== run A ==
Design dma_ahb_simple, start of the top module:
module dma_ahb_simple
(
       input   wire          HRESETn
     , input   wire          HCLK
     , input   wire          S_HSEL
     , input   wire  [31:0]  S_HADDR
     , input   wire  [ 1:0]  S_HTRANS
     , input   wire          S_HWRITE
     , input   wire  [ 2:0]  S_HSIZE
     , input   wire  [ 2:0]  S_HBURST
     , input   wire  [31:0]  S_HWDATA
     , output  wire  [31:0]  S_HRDATA
     , output  wire  [ 1:0]  S_HRESP
     , input   wire          S_HREADYin
     , output  wire          S_HREADYout
     , output  wire          IRQ
     , output  wire          M_HBUSREQ
     , input   wire          M_HGRANT
     , output  wire  [31:0]  M_HADDR
     , output  wire  [ 1:0]  M_HTRANS
     , output  wire          M_HWRITE
     , output  wire  [ 2:0]  M_HSIZE
     , output  wire  [ 2:0]  M_HBURST
     , output  wire  [ 3:0]  M_HPROT
     , output  wire  [31:0]  M_HWDATA
     , input   wire  [31:0]  M_HRDATA
     , input   wire  [ 1:0]  M_HRESP
     , input   wire          M_HREADY
);
Size in the first run: roughly 5,400 cells after synthesis, roughly 1,000 flip-flops, about 230 I/O pins.
Settings: LEC_CHECK=0, ABC_AREA=1, CAP_MARGIN=20, CELL_PAD_IN_SITES_DETAIL_PLACEMENT=2, CELL_PAD_IN_SITES_GLOBAL_PLACEMENT=2, CORE_ASPECT_RATIO=0.97, CORE_MARGIN=2, CORE_UTILIZATION=40, CTS_CLUSTER_DIAMETER=366, GPL_ROUTABILITY_DRIVEN=1, MAX_ROUTING_LAYER=met4, MIN_ROUTING_LAYER=met2, SLEW_MARGIN=20; clock period 4.5 ns.
run.sh (not shown) runs the stock make flow with config.mk's settings and CLKGATE_MAP_FILE=.
Run A went all the way through the flow, and no timing, DRC or antenna check failed.
Modified inputs, run B compared to run A
==> flow/config.mk <==
export PLATFORM = sky130hd
export DESIGN_NAME = dma_ahb_simple
export DESIGN_NICKNAME = dma_ahb_simple
export VERILOG_FILES = /design/flow/design.v
export SDC_FILE = /design/flow/constraint.sdc
export NUM_CORES = 4
export LEC_CHECK = 0
export ABC_AREA = 1
export CAP_MARGIN = 20
export CORE_MARGIN = 2
export CORE_UTILIZATION = 71
export PLACE_DENSITY = 0.76
export SLEW_MARGIN = 20
==> flow/constraint.sdc <==
create_clock -name core_clock -period 3.12 [get_ports {HCLK}]
set_input_delay 0.6240 -clock core_clock [delete_from_list [all_inputs] [get_ports {HCLK}]]
set_output_delay 0.6240 -clock core_clock [all_outputs]
set_load 0.01 [all_outputs]
Results
Looking at power consumed by combinational cells, run B sits about 30% above run A.
Run A → run B: starting utilization of the core area went up 32 points, worst path arrival time now smaller.
Compared with run A, in run B total via count after detailed routing saw a decrease; cell area reported after detailed placement saw a decrease; cell area saw a decrease.
Input-level comparison between run C and run B:
--- a/flow/config.mk
+++ b/flow/config.mk
@@ -7,7 +7,5 @@
 export LEC_CHECK = 0
-export ABC_AREA = 1
 export CAP_MARGIN = 20
 export CORE_MARGIN = 2
-export CORE_UTILIZATION = 71
-export PLACE_DENSITY = 0.76
+export CORE_UTILIZATION = 40
 export SLEW_MARGIN = 20
==> flow/constraint.sdc <==
create_clock -name core_clock -period 2.48 [get_ports {HCLK}]
set_input_delay 0.4960 -clock core_clock [delete_from_list [all_inputs] [get_ports {HCLK}]]
set_output_delay 0.4960 -clock core_clock [all_outputs]
set_load 0.01 [all_outputs]
[summary]
- Worst setup slack: run C worse than run B
- Diff run B -> run C | number of multi-input combinational cells in the layout | decrease of about 44%
- The flow for run C finished, though final verification flagged setup timing.
- [compare] base=run B new=run C: achievable frequency shows an increase of 5.0%; final number of setup-violating endpoints shows an increase of 21; number of detailed-routing iterations run before antenna repair shows a reduction of 1.
- reg2reg as the path class of the lowest-slack min-delay path was reported by run B, and in2async by run C.
- The wire length number comes out lower for run C vs run B.
- Run C: area of all placed cells without fillers about 1.7% above run B
Input changes introduced in run D (baseline for comparison: run C):
==> flow/constraint.sdc <==
create_clock -name core_clock -period 4.5 [get_ports {HCLK}]
set_input_delay 0.9000 -clock core_clock [delete_from_list [all_inputs] [get_ports {HCLK}]]
set_output_delay 0.9000 -clock core_clock [all_outputs]
set_load 0.01 [all_outputs]
Results
In summary, run D completed successfully, with a layout that passed the timing, design-rule and antenna checks.
Run C → run D: worst setup slack after layout has increased; count of cell instances traversed by the critical path has decreased.
[compare] base=run C new=run D: power fell by 0.015 W, post-detailed-routing wire length dropped 8700 µm, area of all placed cells without fillers now smaller, fmax shows a reduction of 22%.
Run D vs run C, highest-delay cell along the critical path: sky130_fd_sc_hd__or4b_2 vs sky130_fd_sc_hd__or4b_4
No activity file was given, so power comes from the tool's default toggle rates.
